## FIR_FILTER
module FIR_FILTER (clk, rst, data_valid, data, fir_valid, fir_d);
Size: about 14000 cells after synthesis, about 530 flip-flops, ~36 I/O pins, roughly 140000 sq um of cells after synthesis.
export LEC_CHECK = 0
export ABC_AREA = 0
export CAP_MARGIN = 30
export CELL_PAD_IN_SITES_DETAIL_PLACEMENT = 1
export CORE_ASPECT_RATIO = 1.45
export CORE_MARGIN = 9
export CORE_UTILIZATION = 63
export CTS_CLUSTER_DIAMETER = 375
export GPL_ROUTABILITY_DRIVEN = 1
export GPL_TIMING_DRIVEN = 1
export HOLD_SLACK_MARGIN = -0.04
export MAX_ROUTING_LAYER = met4
export PLACE_DENSITY_LB_ADDON = 0.15
export SETUP_SLACK_MARGIN = -1.48
export SLEW_MARGIN = 20
create_clock -name core_clock -period 15.0 [get_ports {clk}]
run.sh (not shown) runs the stock make flow with config.mk's settings and CLKGATE_MAP_FILE=.
The starting point aborted during global routing (5_1_grt) (GRT-0232).
Then changed:
ABC_AREA = not set   (was 0)
CAP_MARGIN = 10   (was 30)
CELL_PAD_IN_SITES_DETAIL_PLACEMENT = not set   (was 1)
CORE_ASPECT_RATIO = not set   (was 1.45)
CORE_MARGIN = 2   (was 9)
CORE_UTILIZATION = 40   (was 63)
CTS_CLUSTER_DIAMETER = not set   (was 375)
GPL_ROUTABILITY_DRIVEN = not set   (was 1)
GPL_TIMING_DRIVEN = 0   (was 1)
HOLD_SLACK_MARGIN = not set   (was -0.04)
MAX_ROUTING_LAYER = not set   (was met4)
SETUP_SLACK_MARGIN = not set   (was -1.48)
- This time the run produced a clean layout
- die size rises by about 50%
- area after synthesis does not change
- synthesized cell count does not change
Then changed:
CAP_MARGIN = 20   (was 10)
CORE_UTILIZATION = 72   (was 40)
GPL_TIMING_DRIVEN = not set   (was 0)
PLACE_DENSITY = 0.67   (was not set)
PLACE_DENSITY_LB_ADDON = not set   (was 0.15)
clock period = 12.7 ns   (was 15.0 ns; I/O delays follow)
Result: With this change the flow did not get past global routing (5_1_grt) on GRT-0116. Synthesized area does not change. Synthesized cell count stays the same. Die size shrinks by well over a third.

FIR_FILTER again, from the RTL that the note above started with.
Settings: LEC_CHECK=0, CAP_MARGIN=20, CORE_MARGIN=2, CORE_UTILIZATION=72, HOLD_SLACK_MARGIN=-0.1, MAX_ROUTING_LAYER=met4, PLACE_DENSITY=0.67, SETUP_SLACK_MARGIN=-0.82, SLEW_MARGIN=20, TNS_END_PERCENT=40; clock period 10.9 ns.
The baseline aborted during 5_1_grt (GRT-0116).
Rerun with:
Settings changed: CORE_UTILIZATION 72 to 68, HOLD_SLACK_MARGIN -0.1 to unset, PLACE_DENSITY 0.67 to unset, SETUP_SLACK_MARGIN -0.82 to 1.76, TNS_END_PERCENT 40 to unset.
Clock period 10.9 ns to 12.7 ns, I/O delays scaled along.
=> Now the flow finished but fails on setup timing; area after synthesis stays the same; die size came out higher by 5.8%; synthesized cell count stays the same.
Rerun with:
Settings changed: ABC_AREA set to 1, CORE_UTILIZATION 68 to 72, CTS_CLUSTER_DIAMETER set to 91, PLACE_DENSITY_LB_ADDON set to 0.02, SETUP_SLACK_MARGIN 1.76 to 4.32.
Clock period 12.7 ns to 14.7 ns, I/O delays scaled along.
With this change the flow completed with no timing, DRC or antenna violations.
First-iteration DRC count grows by 44%.
Final cell count grows by 6.7%.
Worst setup slack improved by 2800 ps.
Rerun with:
Settings changed: ABC_AREA 1 to unset, CORE_UTILIZATION 72 to 71, CTS_CLUSTER_DIAMETER 91 to unset, MAX_ROUTING_LAYER met4 to unset, PLACE_DENSITY set to 0.41, PLACE_DENSITY_LB_ADDON 0.02 to unset, SETUP_SLACK_MARGIN 4.32 to unset.
Clock period 14.7 ns to 12.5 ns, I/O delays scaled along.
=> Now the flow ran to the end with violations: setup timing. Wire length fell by 1.9%. Clock-buffer cell count fell by 2. Synthesized cell count fell by 13%. Setup slack loses 3200 ps. Register-to-register slack loses 3200 ps. Hold slack gains 41 ps. Via count fell by 4.1%. Sequential share of layout area fell by 0.11 points.
Rerun with:
Settings changed: ABC_AREA set to 1, CORE_UTILIZATION 71 to 72, CTS_CLUSTER_DIAMETER set to 242, PLACE_DENSITY 0.41 to 0.65, SETUP_SLACK_MARGIN set to -0.43.
Clock period 12.5 ns to 13.6 ns, I/O delays scaled along.
=> Now the flow completed without violations. Setup slack is better by 1100 ps. Sequential share of layout area is higher by 0.32 points. Global-route usage came out lower by 2.3 points. Critical path depth goes down by 5. Register-to-register slack gains 1100 ps. Clock-buffer cell count is lower by 9. Wire length is lower by about 4.5%. Cell area came out lower by about 4%. Maximum frequency barely changes. Area after synthesis is higher by 3.6%.
Rerun with:
Settings changed: CTS_CLUSTER_DIAMETER 242 to unset, GPL_ROUTABILITY_DRIVEN set to 0, PLACE_DENSITY 0.65 to unset, SETUP_SLACK_MARGIN -0.43 to unset, TNS_END_PERCENT set to 10.
Clock period 13.6 ns to 8.48 ns, I/O delays scaled along.
After rerunning:
- The new run completed, yet does not pass: setup timing
- wire length climbs by a few percent
- non-clock buffer count increases by 2620
- cell area rose by roughly a tenth
- worst hold slack improved by 13 ps

## JK
FIR_FILTER again, from the RTL that the note above started with.
make LEC_CHECK=0 ABC_AREA=1 CAP_MARGIN=20 CORE_MARGIN=2 CORE_UTILIZATION=72 SLEW_MARGIN=20 finish   # period 18.2 ns
JK finished every stage and its layout cleared the timing, DRC and antenna checks.
For MS, these inputs were changed with respect to JK:
- SETUP_SLACK_MARGIN now -0.82, previously not set
- PLACE_DENSITY now 0.67, previously not set
- HOLD_SLACK_MARGIN now 0.29, previously not set
- SLEW_MARGIN now 40, was 20
- ABC_AREA no longer set, was 1
- the clock period (ns, I/O delays scaled along) now 10.9, was 18.2
### Flow results
Changes observed in MS relative to JK: design area up about 8%; global routing met3 resource utilization up 0.52 points; aggregate routed wire length up 3.3%; global-route usage up 2.7 points.
Clock period minus final worst setup slack: MS better than JK
Number of clock buffers in the layout, JK and MS: smaller value in JK
| MS | all stages done | FAIL | negative setup slack |
JK finished all stages; the layout is clean.
diff inputs: MS => AL
- MAX_ROUTING_LAYER newly set to met4
- SLEW_MARGIN changed from 40 to 20
- HOLD_SLACK_MARGIN changed from 0.29 to -0.1
--- outcome ---
Delta (AL minus MS): cell area reported after detailed placement closely matched the old numbers, die area closely matched the old numbers, weighted congestion reported at the end of routability-driven placement decreased by about 1.2% relative to the old numbers, quantity of gates resized following cts increased by about 46% relative to the old numbers, post-synthesis register bit count closely matched the old numbers. AL did not finish; a tool error ended it in global routing.
### AL -> TR
- SETUP_SLACK_MARGIN: -0.82 -> unset
- PLACE_DENSITY: 0.67 -> unset
- MAX_ROUTING_LAYER: met4 -> unset
- CORE_UTILIZATION: 72 -> 58
- HOLD_SLACK_MARGIN: -0.1 -> unset
- the clock period (ns, I/O delays scaled along): 10.9 -> 8.1
### Flow results
- TR against AL: core outline area moved up; chip area in the Yosys report level; number of enable-type register cells in the synthesized netlist level.
- TR and AL ended up with roughly the same adder-cell share of the synthesized area.
- [compare] base=AL new=TR: standard cell area after detailed placement saw an increase, vertical die size saw an increase, starting density of the core saw a decrease, area after synthesis saw little to no change.
- Complete run, failing final checks: TR, reason negative setup slack.
Setup changes, TR to PW
- an added PLACE_DENSITY_LB_ADDON of 0.04
- an added TNS_END_PERCENT of 95
- an added ABC_AREA of 1
- a change of CORE_UTILIZATION from 58 to 40
- a change of the clock period (ns, I/O delays scaled along) from 8.1 to 15.0
PW completed every stage of the flow, and the final layout passed the timing, DRC and antenna checks. Row setup slack: PW higher / TR lower. Compared with TR, PW shows logic area higher by 1.9%. Looking at fraction of the mapped netlist area in compound gates, PW sits 0.86 points lower than TR does. From TR to PW the numbers moved as follows: post-detailed-placement cell area moved down; minimum hold slack moved down; area added between synthesis and finish moved down; total routed wirelength moved up.

The RTL this note starts from:
==> flow/design.v <==
module FIR_FILTER (clk, rst, data_valid, data, fir_valid, fir_d);
  input clk, rst;
  input data_valid;
  input signed [15:0] data;
  output fir_valid;
  output signed [15:0] fir_d;
  parameter signed [19:0] FIR_C00 = 20'hFFF9E ;   
  parameter signed [19:0] FIR_C01 = 20'hFFF86 ;   
  parameter signed [19:0] FIR_C02 = 20'hFFFA7 ;   
  parameter signed [19:0] FIR_C03 = 20'h0003B ;   
  parameter signed [19:0] FIR_C04 = 20'h0014B ;   
  parameter signed [19:0] FIR_C05 = 20'h0024A ;   
  parameter signed [19:0] FIR_C06 = 20'h00222 ;   
  parameter signed [19:0] FIR_C07 = 20'hFFFE4 ;   
  parameter signed [19:0] FIR_C08 = 20'hFFBC5 ;   
  parameter signed [19:0] FIR_C09 = 20'hFF7CA ;   
  parameter signed [19:0] FIR_C10 = 20'hFF74E ;   
  parameter signed [19:0] FIR_C11 = 20'hFFD74 ;   
  parameter signed [19:0] FIR_C12 = 20'h00B1A ;   
  parameter signed [19:0] FIR_C13 = 20'h01DAC ;   
  parameter signed [19:0] FIR_C14 = 20'h02F9E ;   
  parameter signed [19:0] FIR_C15 = 20'h03AA9 ;   
  parameter signed [19:0] FIR_C16 = 20'h03AA9 ;   
  parameter signed [19:0] FIR_C17 = 20'h02F9E ;   
  parameter signed [19:0] FIR_C18 = 20'h01DAC ;   
  parameter signed [19:0] FIR_C19 = 20'h00B1A ;   
  parameter signed [19:0] FIR_C20 = 20'hFFD74 ;   
  parameter signed [19:0] FIR_C21 = 20'hFF74E ;   
  parameter signed [19:0] FIR_C22 = 20'hFF7CA ;   
  parameter signed [19:0] FIR_C23 = 20'hFFBC5 ;   
  parameter signed [19:0] FIR_C24 = 20'hFFFE4 ;   
  parameter signed [19:0] FIR_C25 = 20'h00222 ;   
  parameter signed [19:0] FIR_C26 = 20'h0024A ;   
  parameter signed [19:0] FIR_C27 = 20'h0014B ;   
  parameter signed [19:0] FIR_C28 = 20'h0003B ;   
  parameter signed [19:0] FIR_C29 = 20'hFFFA7 ;   
  parameter signed [19:0] FIR_C30 = 20'hFFF86 ;   
  parameter signed [19:0] FIR_C31 = 20'hFFF9E ;   
  reg [5:0] fir_cnt_r, fir_cnt_w;
  reg signed [66:0] sum_r, sum_w;
  reg signed [15:0] x_00_r, x_01_r, x_02_r, x_03_r, x_04_r, x_05_r, x_06_r, x_07_r,
                    x_08_r, x_09_r, x_10_r, x_11_r, x_12_r, x_13_r, x_14_r, x_15_r,
                    x_16_r, x_17_r, x_18_r, x_19_r, x_20_r, x_21_r, x_22_r, x_23_r,
                    x_24_r, x_25_r, x_26_r, x_27_r, x_28_r, x_29_r, x_30_r, x_31_r;
  reg signed [15:0] x_00_w, x_01_w, x_02_w, x_03_w, x_04_w, x_05_w, x_06_w, x_07_w,
                    x_08_w, x_09_w, x_10_w, x_11_w, x_12_w, x_13_w, x_14_w, x_15_w,
                    x_16_w, x_17_w, x_18_w, x_19_w, x_20_w, x_21_w, x_22_w, x_23_w,
                    x_24_w, x_25_w, x_26_w, x_27_w, x_28_w, x_29_w, x_30_w, x_31_w;
  assign fir_valid = (fir_cnt_r > 33);
  assign fir_d = sum_r >= 0 ? {sum_r[66], sum_r[30:24], sum_r[23:16]} : {sum_r[66], sum_r[30:24], sum_r[23:16]} + 16'd1;
  always@ (*) begin
    x_00_w    = x_00_r; 
    x_01_w    = x_01_r; 
    x_02_w    = x_02_r; 
    x_03_w    = x_03_r; 
    x_04_w    = x_04_r;  
    x_05_w    = x_05_r;  
    x_06_w    = x_06_r;  
    x_07_w    = x_07_r;  
    x_08_w    = x_08_r;  
    x_09_w    = x_09_r;  
    x_10_w    = x_10_r;  
    x_11_w    = x_11_r;  
    x_12_w    = x_12_r;  
    x_13_w    = x_13_r;  
    x_14_w    = x_14_r;  
    x_15_w    = x_15_r;  
    x_16_w    = x_16_r;  
    x_17_w    = x_17_r;  
    x_18_w    = x_18_r;  
    x_19_w    = x_19_r;  
    x_20_w    = x_20_r;  
    x_21_w    = x_21_r;  
    x_22_w    = x_22_r;  
    x_23_w    = x_23_r;  
    x_24_w    = x_24_r;  
    x_25_w    = x_25_r;  
    x_26_w    = x_26_r;  
    x_27_w    = x_27_r;  
    x_28_w    = x_28_r;  
    x_29_w    = x_29_r;  
    x_30_w    = x_30_r;  
    x_31_w    = x_31_r;  
    sum_w     = sum_r;
    fir_cnt_w = fir_cnt_r;
    if (data_valid) begin
      if (fir_cnt_r <= 33) begin 
        fir_cnt_w = fir_cnt_r + 1;
      end
      x_31_w = data;
      x_30_w = x_31_r;
      x_29_w = x_30_r;
      x_28_w = x_29_r;
      x_27_w = x_28_r;
      x_26_w = x_27_r;
      x_25_w = x_26_r;
      x_24_w = x_25_r;
      x_23_w = x_24_r;
      x_22_w = x_23_r;
      x_21_w = x_22_r;
      x_20_w = x_21_r;
      x_19_w = x_20_r;
      x_18_w = x_19_r;
      x_17_w = x_18_r;
      x_16_w = x_17_r;
      x_15_w = x_16_r;
      x_14_w = x_15_r;
      x_13_w = x_14_r;
      x_12_w = x_13_r;
      x_11_w = x_12_r;
      x_10_w = x_11_r;
      x_09_w = x_10_r;
      x_08_w = x_09_r;
      x_07_w = x_08_r;
      x_06_w = x_07_r;
      x_05_w = x_06_r;
      x_04_w = x_05_r;
      x_03_w = x_04_r;
      x_02_w = x_03_r;
      x_01_w = x_02_r;
      x_00_w = x_01_r;
      sum_w = x_31_r * FIR_C00
            + x_30_r * FIR_C01
            + x_29_r * FIR_C02
            + x_28_r * FIR_C03
            + x_27_r * FIR_C04
            + x_26_r * FIR_C05
            + x_25_r * FIR_C06
            + x_24_r * FIR_C07
            + x_23_r * FIR_C08
            + x_22_r * FIR_C09
            + x_21_r * FIR_C10
            + x_20_r * FIR_C11
            + x_19_r * FIR_C12
            + x_18_r * FIR_C13
            + x_17_r * FIR_C14
            + x_16_r * FIR_C15
            + x_15_r * FIR_C16
            + x_14_r * FIR_C17
            + x_13_r * FIR_C18
            + x_12_r * FIR_C19
            + x_11_r * FIR_C20
            + x_10_r * FIR_C21
            + x_09_r * FIR_C22
            + x_08_r * FIR_C23
            + x_07_r * FIR_C24
            + x_06_r * FIR_C25
            + x_05_r * FIR_C26
            + x_04_r * FIR_C27
            + x_03_r * FIR_C28
            + x_02_r * FIR_C29
            + x_01_r * FIR_C30
            + x_00_r * FIR_C31;
    end else begin
      sum_w     = 0;
      fir_cnt_w = 0;
    end
  end
  always@ (posedge clk or posedge rst) begin 
    if (rst) begin
      x_00_r    <= 0;
      x_01_r    <= 0;
      x_02_r    <= 0;
      x_03_r    <= 0;
      x_04_r    <= 0;
      x_05_r    <= 0;
      x_06_r    <= 0;
      x_07_r    <= 0;
      x_08_r    <= 0;
      x_09_r    <= 0;
      x_10_r    <= 0;
      x_11_r    <= 0;
      x_12_r    <= 0;
      x_13_r    <= 0;
      x_14_r    <= 0;
      x_15_r    <= 0;
      x_16_r    <= 0;
      x_17_r    <= 0;
      x_18_r    <= 0;
      x_19_r    <= 0;
      x_20_r    <= 0;
      x_21_r    <= 0;
      x_22_r    <= 0;
      x_23_r    <= 0;
      x_24_r    <= 0;
      x_25_r    <= 0;
      x_26_r    <= 0;
      x_27_r    <= 0;
      x_28_r    <= 0;
      x_29_r    <= 0;
      x_30_r    <= 0;
      x_31_r    <= 0;
      sum_r     <= 0;
      fir_cnt_r <= 0;
    end else begin
      x_00_r    <= x_00_w;   
      x_01_r    <= x_01_w;   
      x_02_r    <= x_02_w;   
      x_03_r    <= x_03_w;   
      x_04_r    <= x_04_w;   
      x_05_r    <= x_05_w;   
      x_06_r    <= x_06_w;   
      x_07_r    <= x_07_w;   
      x_08_r    <= x_08_w;   
      x_09_r    <= x_09_w;   
      x_10_r    <= x_10_w;  
      x_11_r    <= x_11_w;  
      x_12_r    <= x_12_w;  
      x_13_r    <= x_13_w;  
      x_14_r    <= x_14_w;  
      x_15_r    <= x_15_w;  
      x_16_r    <= x_16_w;  
      x_17_r    <= x_17_w;  
      x_18_r    <= x_18_w;  
      x_19_r    <= x_19_w;  
      x_20_r    <= x_20_w;  
      x_21_r    <= x_21_w;  
      x_22_r    <= x_22_w;  
      x_23_r    <= x_23_w;  
      x_24_r    <= x_24_w;  
      x_25_r    <= x_25_w;  
      x_26_r    <= x_26_w;  
      x_27_r    <= x_27_w;  
      x_28_r    <= x_28_w;  
      x_29_r    <= x_29_w;  
      x_30_r    <= x_30_w;  
      x_31_r    <= x_31_w;  
      sum_r     <= sum_w;
      fir_cnt_r <= fir_cnt_w;
    end
  end
endmodule
export LEC_CHECK = 0
export ABC_AREA = 1
export CAP_MARGIN = 25
export CELL_PAD_IN_SITES_GLOBAL_PLACEMENT = 0
export CORE_MARGIN = 2
export CORE_UTILIZATION = 71
export CTS_CLUSTER_DIAMETER = 27
export CTS_CLUSTER_SIZE = 33
export MAX_ROUTING_LAYER = met4
export SLEW_MARGIN = 20
create_clock -name core_clock -period 10.7 [get_ports {clk}]
The starting point died in global routing, error GRT-0232.
==> next run, changes <==
Settings changed: CORE_UTILIZATION 71 to 68.
Outcome: The new run reached the layout checks and failed them: negative setup slack; die size went up by 4.4%; area after synthesis is unchanged; synthesized cell count stays the same.
==> next run, changes <==
Settings changed: ABC_AREA 1 to not set, CAP_MARGIN 25 to 20, CELL_PAD_IN_SITES_GLOBAL_PLACEMENT 0 to not set, CORE_UTILIZATION 68 to 40, CTS_CLUSTER_DIAMETER 27 to not set, CTS_CLUSTER_SIZE 33 to not set, MAX_ROUTING_LAYER met4 to not set.
Clock period 10.7 ns to 13.9 ns, I/O delays scaled along.
Effect:
- With this change the flow went through all stages and came out clean
- clock skew grows by 0.0085 ns
- register-to-register slack is better by 2.0 ns
- critical path depth grows by 5
- final area shrinks by 13%
- routed wire length shrinks by 20%
